==> build 37 <==
Design radar, start of the top module:
 module radar(  input clk, input rst, input echo, input [1:0] boton_cambiar_grados, output done, output trigger,
 output [15:0] distance, output PWM, input ultra);
 servo   servo( .clk (clk), .rst(rst), .PWM(PWM), .boton_cambiar_grados(boton_cambiar_grados));
 ultrasonido1 ultrasonido2( .ultra(ultra), .clk(clk), .rst(rst),  .echo(echo), .done(done), .trigger(trigger),.distance(distance));
 endmodule
export LEC_CHECK = 0
export CAP_MARGIN = 15
export CELL_PAD_IN_SITES_DETAIL_PLACEMENT = 0
export CELL_PAD_IN_SITES_GLOBAL_PLACEMENT = 3
export CORE_ASPECT_RATIO = 1.69
export CORE_MARGIN = 2
export CORE_UTILIZATION = 40
export CTS_CLUSTER_DIAMETER = 129
export CTS_CLUSTER_SIZE = 55
export GPL_TIMING_DRIVEN = 0
export MAX_ROUTING_LAYER = met5
export MIN_ROUTING_LAYER = met2
export PLACE_DENSITY = 0.63
export SETUP_SLACK_MARGIN = 5.0
export SLEW_MARGIN = 40
export TNS_END_PERCENT = 15
create_clock -name core_clock -period 41.3 [get_ports {clk}]
run.sh (not shown) runs the stock make flow with config.mk's settings and CLKGATE_MAP_FILE=.
==> inputs of trial 47, as changes to build 37 <==
==> flow/config.mk (replaced) <==
export PLATFORM = sky130hd
export DESIGN_NAME = radar
export DESIGN_NICKNAME = radar
export VERILOG_FILES = /design/flow/design.v
export SDC_FILE = /design/flow/constraint.sdc
export NUM_CORES = 4
export LEC_CHECK = 0
export ABC_AREA = 1
export CAP_MARGIN = 20
export CORE_MARGIN = 2
export CORE_UTILIZATION = 72
export CTS_CLUSTER_SIZE = 15
export HOLD_SLACK_MARGIN = 0.29
export PLACE_DENSITY_LB_ADDON = 0.06
export SETUP_SLACK_MARGIN = 3.41
export SLEW_MARGIN = 20
==> flow/constraint.sdc (replaced) <==
create_clock -name core_clock -period 12.0 [get_ports {clk}]
set_input_delay 2.4000 -clock core_clock [delete_from_list [all_inputs] [get_ports {clk}]]
set_output_delay 2.4000 -clock core_clock [all_outputs]
set_load 0.01 [all_outputs]
==> results <==
| item | build 37 | trial 47 |
|---|---|---|
| Synth top cell by count | nor2_1 | nand2_1 |
| Cell Type Count | 143 | 68 |
| Share of cell area taken by muxes after synthesis | 0.0166 | 0 |
| Post-Synth AOI/OAI Area | 0.303 | 0.0635 |
| Yosys xor share | 0.122 | 0.0451 |
| Core area | 0.0502 mm² | 0.0305 mm² |
| Fa+ha+maj area frac | 0.114 | 0.104 |
| Starting density of the core | 0.404 | 0.729 |
| Final GP Congestion | 1.01 | 1.06 |
| Status | no timing/DRC/antenna violations | did not finish |
| Failing step | - | detailed placement |
| Mapped Nets | 2888 | 3894 |
| Number of port buffers | 23 | 24 |
| Number of cell rows | 107 | 64 |
| Cell count after synthesis | 2725 | 3731 |
| Die x size | 177 µm | 180 µm |
| Vertical extent of the die | 297 µm | 180 µm |
| Sequential fraction of the synthesis area | 0.113 | 0.104 |
| Syn Area/Cell | 7.45 µm² | 5.96 µm² |
| Summed standard-cell area reported by yosys | 0.0203 mm² | 0.0222 mm² |
| Chip footprint | 0.0526 mm² | 0.0323 mm² |
| Yosys stat cell total | 2725 | 3731 |

========
==> maple: inputs <==
==> flow/design.v <==
`timescale 10ns/1ns
module servo( input clk, input rst, output reg PWM, input [1:0]boton_cambiar_grados );
integer contador;
integer frecuencia;
integer auxContador;
reg C;
always@(posedge clk) begin
if (rst) begin
	PWM<=0;
	contador<=0;
end else begin
PWM<=~boton_cambiar_grados;
	auxContador=auxContador+1;
	if(boton_cambiar_grados==1)
		begin
				contador<= contador +1;                      
				if (contador< 75_000) 
				begin
					PWM <= 1;
				end
				else
				if (contador < 1_900_000)  
				begin
				PWM <= 0;
				end
	end			
	else if(boton_cambiar_grados==2)
		begin
				contador<= contador +1;                      
				if (contador<150_000)  
				begin
					PWM <= 1;
				end
				else
				if (contador < 1_850_000)  
				begin
				PWM <= 0;
				end
	end	
	else if(boton_cambiar_grados==3)
		begin
				contador<= contador +1;                      
				if (contador<240_000)	 
				begin
					PWM <= 1;
				end
				else
				if (contador < 1_800_000)  
				begin
				PWM <= 0;
				end
	end
	if(contador >=2_100_000)  
	begin
		contador <= 0;
	end			
end
end
 endmodule 
module ultrasonido1(input ultra, input clk, input rst, input echo, output reg done, output reg trigger, output reg [15:0] distance);
	parameter divH = 1000; 
	parameter divL = 2000;
	integer countF;
	integer countEcho;
	always @(posedge clk) begin 
		if (rst | ultra) 
		begin 
			countF <= 0;
			trigger <= 0;
		end 
		else 
		begin
			countF <= countF +1;  
			if (countF < divH+1)
				trigger <= 1;
			else
			if (countF < divL+1)
				trigger <= 0;
			else 
				countF <= 0;
		end
	end
	always @(posedge clk) begin
		if (rst) begin
			countEcho <= 0;
			done <= 0;
			distance <= 0;
		end
		else if (echo == 1) begin
			countEcho <= countEcho +1;
			done <= 0;
		end
		else
		begin
			if (echo == 0 & countEcho != 0)	
				distance <= (~countEcho*340)/2000000;
				countEcho <=0;
				done <= 1; 	
		end
	end
endmodule
`timescale 10ns/1ns
 module radar(  input clk, input rst, input echo, input [1:0] boton_cambiar_grados, output done, output trigger,
 output [15:0] distance, output PWM, input ultra);
 servo   servo( .clk (clk), .rst(rst), .PWM(PWM), .boton_cambiar_grados(boton_cambiar_grados));
 ultrasonido1 ultrasonido2( .ultra(ultra), .clk(clk), .rst(rst),  .echo(echo), .done(done), .trigger(trigger),.distance(distance));
 endmodule
==> flow/run.sh <==
#!/bin/bash
# the make line also repeats each setting of config.mk as NAME=value (left out here)
make -C /OpenROAD-flow-scripts/flow DESIGN_CONFIG=/design/flow/config.mk WORK_HOME=/design/flow/orfs CLKGATE_MAP_FILE= finish
==> flow/config.mk <==
export PLATFORM = sky130hd
export DESIGN_NAME = radar
export DESIGN_NICKNAME = radar
export VERILOG_FILES = /design/flow/design.v
export SDC_FILE = /design/flow/constraint.sdc
export NUM_CORES = 4
export LEC_CHECK = 0
export CAP_MARGIN = 20
export CELL_PAD_IN_SITES_GLOBAL_PLACEMENT = 1
export CORE_ASPECT_RATIO = 0.5
export CORE_MARGIN = 2
export CORE_UTILIZATION = 58
export CTS_CLUSTER_DIAMETER = 57
export CTS_CLUSTER_SIZE = 93
export GPL_ROUTABILITY_DRIVEN = 1
export PLACE_DENSITY_LB_ADDON = 0.18
export SLEW_MARGIN = 20
export TNS_END_PERCENT = 25
==> flow/constraint.sdc <==
create_clock -name core_clock -period 39.6 [get_ports {clk}]
set_input_delay 7.9200 -clock core_clock [delete_from_list [all_inputs] [get_ports {clk}]]
set_output_delay 7.9200 -clock core_clock [all_outputs]
set_load 0.01 [all_outputs]
==> juniper: changes against maple <==
- ABC_AREA: unset -> 1
- CORE_ASPECT_RATIO: 0.5 -> unset
- CORE_UTILIZATION: 58 -> 61
- CTS_CLUSTER_DIAMETER: 57 -> 333
- CTS_CLUSTER_SIZE: 93 -> 100
- GPL_ROUTABILITY_DRIVEN: 1 -> unset
- HOLD_SLACK_MARGIN: unset -> 0.15
- PLACE_DENSITY_LB_ADDON: 0.18 -> 0.08
- SLEW_MARGIN: 20 -> 0
- TNS_END_PERCENT: 25 -> unset
==> flow/constraint.sdc (replaced) <==
create_clock -name core_clock -period 25.0 [get_ports {clk}]
set_input_delay 5.0000 -clock core_clock [delete_from_list [all_inputs] [get_ports {clk}]]
set_output_delay 5.0000 -clock core_clock [all_outputs]
set_load 0.01 [all_outputs]
==> metrics.csv <==
metric,value,unit
Syn Nets,3894,
Stop Error,[ERROR FLW-0024] Place density exceeds 1.0 (current PLACE_DENSITY_LB_ADDON =  0.08). Please check if the value of  PLACE_DENSITY_LB_ADDON is between 0 and 0.99.,
status,stopped before the end,
last stage the flow got to,global placement without I/O,
Core Util at FP,0.622,
# the run above: juniper

==> metrics.csv <==
metric,value,unit
Inverters,173,
Final Util,0.621,
status,no timing/DRC/antenna violations,
FP Rows,48,
Core Util at FP,0.589,
Syn Nets,2888,
# the run above: maple

